==> inputs of run a <==
## lpc10_speech_synthetizer
module lpc10_speech_synthetizer (
  input  wire              clk,         
  input  wire              reset,       
  input  wire              StartSpeak,
  input  wire              RomData,
  output wire [11:0]       RomAdr,
  output reg  signed [9:0] SampleData,
  output reg               Speaking
);
make LEC_CHECK=0 ABC_AREA=1 CAP_MARGIN=40 CELL_PAD_IN_SITES_GLOBAL_PLACEMENT=3 CORE_MARGIN=2 CORE_UTILIZATION=19 CTS_CLUSTER_DIAMETER=261 GPL_ROUTABILITY_DRIVEN=1 HOLD_SLACK_MARGIN=0.17 MAX_ROUTING_LAYER=met5 MIN_ROUTING_LAYER=met1 PLACE_DENSITY_LB_ADDON=0.28 SLEW_MARGIN=20 finish   # period 26.0 ns
run.sh (not shown) runs the stock make flow with config.mk's settings and CLKGATE_MAP_FILE=.
==> run b (differences from run a) <==
Settings changed: CAP_MARGIN 40 to 20, CELL_PAD_IN_SITES_GLOBAL_PLACEMENT 3 to not set, CORE_UTILIZATION 19 to 65, CTS_CLUSTER_DIAMETER 261 to 295, GPL_ROUTABILITY_DRIVEN 1 to not set, HOLD_SLACK_MARGIN 0.17 to -0.08, MAX_ROUTING_LAYER met5 to not set, MIN_ROUTING_LAYER met1 to not set, PLACE_DENSITY_LB_ADDON 0.28 to not set, SETUP_SLACK_MARGIN set to -0.24.
==> flow/constraint.sdc (replaced) <==
create_clock -name core_clock -period 19.0 [get_ports {clk}]
set_input_delay 3.8000 -clock core_clock [delete_from_list [all_inputs] [get_ports {clk}]]
set_output_delay 3.8000 -clock core_clock [all_outputs]
set_load 0.01 [all_outputs]
==> notes <==
Run a produced a clean layout. Run b went through all stages and came out clean.
Between run a and run b, the lower sequential power is in run a (gap about 27%, measured against run b).
Between run a and run b, the lower via count is in run a (gap 1.6%, measured against run b).
In run b the cell count is lower than in run a, by 24%.
Between run a and run b, the lower count of clock-buffer cells in the layout is in run b (gap 19).
==> figures <==
quantity                                              run a                    run b
Outcome                             complete, no violations  complete, no violations
Cell count along the critical path                       77                       70
First-pass GRT wire length                       190,000 µm               146,000 µm
Post-layout min period                             17.82 ns                 17.24 ns
Average vias per placed instance                       4.07                     5.48
End-of-flow core utilization                          22.1%                    70.6%
DR top layer                                           met5                     met4
Fp util                                               19.2%                    65.9%
Fin worst setup slack                               8.18 ns                  1.76 ns
Comb pwr share                                         3.3%                     3.2%

---

==> inputs of nickel <==
lpc10_speech_synthetizer again, from the RTL that the note above started with.
clock: 25.0 ns
lec_check: 0
abc_area: 1
cap_margin: 20
cell_pad_in_sites_global_placement: 2
core_margin: 2
core_utilization: 64
cts_cluster_diameter: 261
gpl_routability_driven: 0
max_routing_layer: met4
min_routing_layer: met2
place_density_lb_addon: 0.28
slew_margin: 20
==> inputs of pepper, as changes to nickel <==
==> flow/config.mk (replaced) <==
export PLATFORM = sky130hd
export DESIGN_NAME = lpc10_speech_synthetizer
export DESIGN_NICKNAME = lpc10_speech_synthetizer
export VERILOG_FILES = /design/flow/design.v
export SDC_FILE = /design/flow/constraint.sdc
export NUM_CORES = 4
export LEC_CHECK = 0
export CAP_MARGIN = 20
export CORE_MARGIN = 2
export CORE_UTILIZATION = 65
export SETUP_SLACK_MARGIN = -0.24
export SLEW_MARGIN = 20
==> flow/constraint.sdc (replaced) <==
create_clock -name core_clock -period 19.0 [get_ports {clk}]
set_input_delay 3.8000 -clock core_clock [delete_from_list [all_inputs] [get_ports {clk}]]
set_output_delay 3.8000 -clock core_clock [all_outputs]
set_load 0.01 [all_outputs]
==> inputs of violet, as changes to nickel <==
==> flow/config.mk (replaced) <==
export PLATFORM = sky130hd
export DESIGN_NAME = lpc10_speech_synthetizer
export DESIGN_NICKNAME = lpc10_speech_synthetizer
export VERILOG_FILES = /design/flow/design.v
export SDC_FILE = /design/flow/constraint.sdc
export NUM_CORES = 4
export LEC_CHECK = 0
export ABC_AREA = 1
export CAP_MARGIN = 20
export CORE_MARGIN = 2
export CORE_UTILIZATION = 72
export SLEW_MARGIN = 20
export TNS_END_PERCENT = 5
==> flow/constraint.sdc (replaced) <==
create_clock -name core_clock -period 14.4 [get_ports {clk}]
set_input_delay 2.8800 -clock core_clock [delete_from_list [all_inputs] [get_ports {clk}]]
set_output_delay 2.8800 -clock core_clock [all_outputs]
set_load 0.01 [all_outputs]
==> results <==
nickel ended with an error in global placement without I/O (3_1_place_gp_skip_io) with FLW-0024. pepper produced a clean layout. violet reached the layout checks and failed them: negative setup slack. Critical path depth: violet is higher than pepper (14). Against violet, the total power of pepper is smaller by about 28%. In violet the cell area is higher than in pepper, by about 13%. In sequential cell count, pepper and violet do not differ. Between nickel and pepper, the lower synthesized cell count is in pepper (gap 15%, measured against pepper). Between violet and pepper, the lower count of clock-buffer cells in the layout is in violet (gap 6). In pepper the non-clock buffer count is lower than in violet, by 325. Against pepper, the clock power of violet is higher by 39%. Of violet and pepper, violet has the higher worst hold slack (gap 0.011 ns). Against pepper, the utilization of violet is higher by 15 points.

---

==> inputs of v37 <==
Starting RTL as in the previous note.
clock: 25.0 ns
lec_check: 0
abc_area: 0
cap_margin: 5
cell_pad_in_sites_global_placement: 2
core_aspect_ratio: 0.74
core_margin: 5
core_utilization: 49
gpl_timing_driven: 1
max_routing_layer: met5
min_routing_layer: met1
place_density_lb_addon: 0.0
slew_margin: 35
==> v5: changes against v37 <==
==> flow/config.mk (replaced) <==
export PLATFORM = sky130hd
export DESIGN_NAME = lpc10_speech_synthetizer
export DESIGN_NICKNAME = lpc10_speech_synthetizer
export VERILOG_FILES = /design/flow/design.v
export SDC_FILE = /design/flow/constraint.sdc
export NUM_CORES = 4
export LEC_CHECK = 0
export CAP_MARGIN = 20
export CORE_MARGIN = 2
export CORE_UTILIZATION = 71
export SETUP_SLACK_MARGIN = -0.34
export SLEW_MARGIN = 20
==> flow/constraint.sdc (replaced) <==
create_clock -name core_clock -period 19.2 [get_ports {clk}]
set_input_delay 3.8400 -clock core_clock [delete_from_list [all_inputs] [get_ports {clk}]]
set_output_delay 3.8400 -clock core_clock [all_outputs]
set_load 0.01 [all_outputs]
==> v6: changes against v37 <==
==> flow/config.mk (replaced) <==
export PLATFORM = sky130hd
export DESIGN_NAME = lpc10_speech_synthetizer
export DESIGN_NICKNAME = lpc10_speech_synthetizer
export VERILOG_FILES = /design/flow/design.v
export SDC_FILE = /design/flow/constraint.sdc
export NUM_CORES = 4
export LEC_CHECK = 0
export ABC_AREA = 1
export CAP_MARGIN = 20
export CORE_MARGIN = 2
export CORE_UTILIZATION = 63
export SLEW_MARGIN = 20
==> flow/constraint.sdc (replaced) <==
create_clock -name core_clock -period 10.4 [get_ports {clk}]
set_input_delay 2.0800 -clock core_clock [delete_from_list [all_inputs] [get_ports {clk}]]
set_output_delay 2.0800 -clock core_clock [all_outputs]
set_load 0.01 [all_outputs]
==> v22: changes against v37 <==
==> flow/config.mk (replaced) <==
export PLATFORM = sky130hd
export DESIGN_NAME = lpc10_speech_synthetizer
export DESIGN_NICKNAME = lpc10_speech_synthetizer
export VERILOG_FILES = /design/flow/design.v
export SDC_FILE = /design/flow/constraint.sdc
export NUM_CORES = 4
export LEC_CHECK = 0
export ABC_AREA = 1
export CAP_MARGIN = 5
export CORE_MARGIN = 2
export CORE_UTILIZATION = 69
export CTS_CLUSTER_DIAMETER = 295
export HOLD_SLACK_MARGIN = -0.08
export SETUP_SLACK_MARGIN = -0.24
export SLEW_MARGIN = 20
==> flow/constraint.sdc (replaced) <==
create_clock -name core_clock -period 15.5 [get_ports {clk}]
set_input_delay 3.1000 -clock core_clock [delete_from_list [all_inputs] [get_ports {clk}]]
set_output_delay 3.1000 -clock core_clock [all_outputs]
set_load 0.01 [all_outputs]
==> comparison table <==
Run status: v5 no timing/DRC/antenna violations; v6 finished with violations; v22 no timing/DRC/antenna violations; v37 no timing/DRC/antenna violations
Reasons for failing layout checks: v5 -; v6 setup timing; v22 -; v37 -
Pwr Total: v5 2.25 mW; v6 4.46 mW; v22 2.91 mW; v37 1.79 mW
Total half-perimeter wirelength after legalization and detailed placement: v5 63000 µm; v6 72800 µm; v22 69200 µm; v37 71000 µm
Routed length on met3: v5 5240 µm; v6 5830 µm; v22 6000 µm; v37 6720 µm
Wire length of the first global-routing pass: v5 145000 µm; v6 159000 µm; v22 149000 µm; v37 158000 µm
Highest clock rate: v5 54.0 MHz; v6 70.4 MHz; v22 66.2 MHz; v37 53.6 MHz
Number of iterations in the first detailed-routing pass: v5 6; v6 6; v22 5; v37 6
Clock transition at the registers of the reported paths: v5 0.07 ns; v6 0.06 ns; v22 0.06 ns; v37 0.06 ns
Non-clock buffer total of the final layout: v5 61; v6 502; v22 178; v37 77
Required time worst endpoint: v5 19.64 ns; v6 10.96 ns; v22 16.03 ns; v37 25.50 ns
Clock network area share: v5 4.84%; v6 4.52%; v22 4.78%; v37 5.06%
Sw frac: v5 22.1%; v6 22.5%; v22 22.3%; v37 21.5%
Fraction of post-synthesis cell area in the top cell type by area: v5 30.6%; v6 29.9%; v22 29.9%; v37 30.6%
Final core utilization: v5 76.0%; v6 76.6%; v22 76.5%; v37 53.3%
FP Core Util: v5 71.5%; v6 63.4%; v22 69.5%; v37 49.2%

---

==> inputs of run Y <==
lpc10_speech_synthetizer again, from the RTL that the note above started with.
make LEC_CHECK=0 CAP_MARGIN=20 CORE_MARGIN=8 CORE_UTILIZATION=50 CTS_CLUSTER_SIZE=58 GPL_ROUTABILITY_DRIVEN=0 MAX_ROUTING_LAYER=met5 PLACE_DENSITY_LB_ADDON=0.16 SETUP_SLACK_MARGIN=-1.79 SLEW_MARGIN=25 finish   # period 23.6 ns
==> run F (differences from run Y) <==
Settings changed: CORE_MARGIN 8 to 2, CORE_UTILIZATION 50 to 70, CTS_CLUSTER_SIZE 58 to not set, GPL_ROUTABILITY_DRIVEN 0 to not set, MAX_ROUTING_LAYER met5 to not set, PLACE_DENSITY_LB_ADDON 0.16 to not set, SETUP_SLACK_MARGIN -1.79 to not set, SLEW_MARGIN 25 to 20.
==> flow/constraint.sdc (replaced) <==
create_clock -name core_clock -period 18.6 [get_ports {clk}]
set_input_delay 3.7200 -clock core_clock [delete_from_list [all_inputs] [get_ports {clk}]]
set_output_delay 3.7200 -clock core_clock [all_outputs]
set_load 0.01 [all_outputs]
==> notes <==
- Against run Y, the count of clock-buffer cells in the layout of run F is higher by 1.
- Against run F, the die size of run Y is higher by about 50%.
- Between run Y and run F, the lower power is in run Y (gap about 20%, measured against run F).
- In run F the first-iteration DRC count is larger than in run Y, by about 14%.
- Against run F, the hold slack of run Y is better by 32 ps.
- Between run Y and run F, the lower non-clock buffer count is in run F (gap 3).
- In area after synthesis, run F and run Y do not differ.
==> figures <==
quantity                                                       run F       run Y
Clock Power Share                                              0.493       0.503
Worst-Skew Late Latency                                       630 ps      670 ps
Status                              no timing/DRC/antenna violations  no timing/DRC/antenna violations
Post-route total power                                       2.40 mW     1.93 mW
CP Data Required Time                                      19,080 ps   24,130 ps
Buffers and inverters on the worst path                           10           7
Logic gate fraction of the total cell area                     0.582       0.574
Routing usage on met1                                          0.441       0.314
Die outline width                                             229 um      283 um
Highest fanout seen on the critical path                          17          19
Largest net degree at the start of global routing                105         147
Vias in the first global route                                 28.3k       27.9k
Number of buffers added by the clock tree synthesis step          56          58
Fraction of power consumed by sequential logic                 0.487       0.478
Worst Hold End                                                GPA[1]      K5T[7]
Wire length of the first global-routing pass              146,000 um  148,000 um

---

==> run R <==
lpc10_speech_synthetizer again, from the RTL that the note above started with.
## lpc10_speech_synthetizer
module lpc10_speech_synthetizer (
  input  wire              clk,         
  input  wire              reset,       
  input  wire              StartSpeak,
  input  wire              RomData,
  output wire [11:0]       RomAdr,
  output reg  signed [9:0] SampleData,
  output reg               Speaking
);
reg [5:0]  Cnt_8k;
reg [4:0]  CntSegment;
reg [7:0]  CntSample;
reg [11:0] RomAdrIn;
reg        Speak;
reg [3:0]  CodeEnergy;
reg        CodeRepeat;
reg [4:0]  CodePitch;
reg [17:0] CodeK1K4;    
reg [20:0] CodeK5K10;   
wire GetEnergy, GetRepeat, GetPitch, GetK1K4, GetK5K10, ReadRom;
wire Silence, LastFrame, NoK5K10;
function signed [9:0] TabChirp(input [5:0] i);
  case (i)
    0: TabChirp = 0;    1: TabChirp = 42;   2: TabChirp = -44;  3: TabChirp = 50;
    4: TabChirp = -78;  5: TabChirp = 18;   6: TabChirp = 37;   7: TabChirp = 20;
    8: TabChirp = 2;    9: TabChirp = -31;  10: TabChirp = -59; 11: TabChirp = 2;
    12: TabChirp = 95;  13: TabChirp = 90;  14: TabChirp = 5;   15: TabChirp = 15;
    16: TabChirp = 38;  17: TabChirp = -4;  18: TabChirp = -91; 19: TabChirp = -91;
    20: TabChirp = -42; 21: TabChirp = -35; 22: TabChirp = -36; 23: TabChirp = -4;
    24: TabChirp = 37;  25: TabChirp = 43;  26: TabChirp = 34;  27: TabChirp = 33;
    28: TabChirp = 15;  29: TabChirp = -1;  30: TabChirp = -8;  31: TabChirp = -18;
    32: TabChirp = -19; 33: TabChirp = -17; 34: TabChirp = -9;  35: TabChirp = -10;
    36: TabChirp = -6;  37: TabChirp = 0;   38: TabChirp = 3;   39: TabChirp = 2;
    40: TabChirp = 1;
    default: TabChirp = 0;
  endcase
endfunction
  ...
Settings: LEC_CHECK=0, CAP_MARGIN=20, CORE_MARGIN=2, CORE_UTILIZATION=72, CTS_CLUSTER_SIZE=32, SETUP_SLACK_MARGIN=-0.75, SLEW_MARGIN=20; clock period 13.1 ns.
==> inputs of run K, as changes to run R <==
Settings changed: ABC_AREA set to 1, CORE_UTILIZATION 72 to 71, CTS_CLUSTER_SIZE 32 to 75, SETUP_SLACK_MARGIN -0.75 to unset.
==> flow/constraint.sdc (replaced) <==
create_clock -name core_clock -period 20.4 [get_ports {clk}]
set_input_delay 4.0800 -clock core_clock [delete_from_list [all_inputs] [get_ports {clk}]]
set_output_delay 4.0800 -clock core_clock [all_outputs]
set_load 0.01 [all_outputs]
==> notes <==
Run R finished but failed the layout checks on negative setup slack. Run K produced a clean layout. Register-to-register slack: run R is worse than run K (5.6 ns). Against run R, the setup slack of run K is better by 5.6 ns. Against run K, the routed wire length of run R is larger by about 14%. Against run R, the worst hold slack of run K is worse by 0.012 ns. In run R the global-route usage is higher than in run K, by 4.6 points. Against run K, the cell area of run R is higher by about 8%. Against run R, the first-iteration DRC count of run K is lower by 20%. In run R the die area is smaller than in run K, by about 3.7%. In run K the clock-buffer cell count is higher than in run R, by 9. Against run R, the non-clock buffer count of run K is lower by 382.
==> figures <==
	run R	run K
Result of the run	finished with violations	complete, no violations
Layout check failures	negative setup slack	-
Area added between synthesis and finish	18.6%	6.81%
Area fraction in and, or, nand and nor cells	18.8%	19.6%
Number of fill cells	2765	4004
Worst-case register-to-register setup slack	-2.69 ns	2.91 ns
Launch point of the critical path	Cnt_8k[0]	Cnt_8k[5]
Switching share of power	21.7%	21.9%
Critical Path Sink	X3C[8]	X7C[8]
Post-synth design cell area	35600 µm²	36500 µm²
Arrival time at the worst endpoint	16.24 ns	18.04 ns
Clock buffers created by TritonCTS	55	54
CP required	13.54 ns	20.95 ns
Routed wire length	101000 µm	88100 µm
Final design area excluding fillers	42200 µm²	38900 µm²
Fin crit period	15.79 ns	17.49 ns
Hpwl dp	68200 µm	64300 µm
GR Util met3	6.52%	3.85%
Post-detailed-route via-to-cell ratio	6.10	5.60
Hold Slack	0.452 ns	0.440 ns
Post-route insts no fill	5272	5556
CP bufs+invs	14	12
Slew @ Worst Pin	1.09 ns	1.13 ns

---

==> exp/umber: inputs <==
Starting RTL as in the previous note.
clock: 12.7 ns
lec_check: 0
abc_area: 1
cap_margin: 20
core_aspect_ratio: 1.19
core_margin: 2
core_utilization: 72
cts_cluster_diameter: 294
cts_cluster_size: 74
gpl_routability_driven: 0
max_routing_layer: met4
place_density_lb_addon: 0.03
slew_margin: 20
tns_end_percent: 65
==> exp/sierra: changes against exp/umber <==
CAP_MARGIN = 5   (was 20)
CORE_ASPECT_RATIO = not set   (was 1.19)
CORE_UTILIZATION = 66   (was 72)
CTS_CLUSTER_DIAMETER = 295   (was 294)
CTS_CLUSTER_SIZE = not set   (was 74)
GPL_ROUTABILITY_DRIVEN = not set   (was 0)
HOLD_SLACK_MARGIN = -0.08   (was not set)
MAX_ROUTING_LAYER = not set   (was met4)
PLACE_DENSITY_LB_ADDON = not set   (was 0.03)
SETUP_SLACK_MARGIN = -0.24   (was not set)
TNS_END_PERCENT = not set   (was 65)
==> flow/constraint.sdc (replaced) <==
create_clock -name core_clock -period 15.5 [get_ports {clk}]
set_input_delay 3.1000 -clock core_clock [delete_from_list [all_inputs] [get_ports {clk}]]
set_output_delay 3.1000 -clock core_clock [all_outputs]
set_load 0.01 [all_outputs]
==> exp/onyx: changes against exp/umber <==
ABC_AREA = not set   (was 1)
CORE_ASPECT_RATIO = not set   (was 1.19)
CORE_UTILIZATION = 40   (was 72)
CTS_CLUSTER_DIAMETER = not set   (was 294)
CTS_CLUSTER_SIZE = not set   (was 74)
GPL_ROUTABILITY_DRIVEN = not set   (was 0)
MAX_ROUTING_LAYER = not set   (was met4)
PLACE_DENSITY_LB_ADDON = not set   (was 0.03)
TNS_END_PERCENT = not set   (was 65)
==> flow/constraint.sdc (replaced) <==
create_clock -name core_clock -period 26.9 [get_ports {clk}]
set_input_delay 5.3800 -clock core_clock [delete_from_list [all_inputs] [get_ports {clk}]]
set_output_delay 5.3800 -clock core_clock [all_outputs]
set_load 0.01 [all_outputs]
==> results <==
quantity                                                               exp/sierra                         exp/onyx               exp/umber
Max rail drop VDD                                                      0.08802 mV                       0.05618 mV                       -
Initial Util                                                               66.44%                           40.31%                  73.25%
Final hold slack                                                        0.4339 ns                        0.4108 ns                       -
Worst hold-check path type                                             reg -> reg                       reg -> reg                       -
Startpoint of the most critical setup path                   Cnt_8k[1]$_SDFF_PP0_             Cnt_8k[1]$_SDFF_PP0_                       -
Post-synthesis instance area                                           36,460 um2                       35,570 um2              36,460 um2
Arrival time of the worst setup path                                     15.68 ns                         18.76 ns                       -
Number of nets in the final layout                                          5,423                            4,687                       -
Relative slew slack                                                        29.22%                           27.72%                       -
Area-dominant class                               multi-input combinational cells  multi-input combinational cells                       -
Wl on met1                                                              39,820 um                        42,200 um                       -
Result of the run                                no timing/DRC/antenna violations  no timing/DRC/antenna violations  stopped before the end
Stage where the flow stopped                                                    -                                -          global routing
Gp weighted congestion                                                     0.9676                           0.8873                       -
Final standard cell utilization of the core                                72.85%                           44.14%                       -
Hold Vio Cnt, Final                                                             0                                0                       -
Worst Path Required                                                      15.99 ns                         27.38 ns                       -
Worst flop-to-flop path startpoint                           Cnt_8k[1]$_SDFF_PP0_             Cnt_8k[1]$_SDFF_PP0_                       -
Setup violation total in the final timing report                                0                                0                       -
Largest type area fraction                                                 29.87%                           30.62%                  29.87%
Worst Hold Depth                                                                2                                2                       -
Die span in y                                                            239.0 um                         302.2 um                249.5 um
Power is estimated from default activity; no workload was simulated.
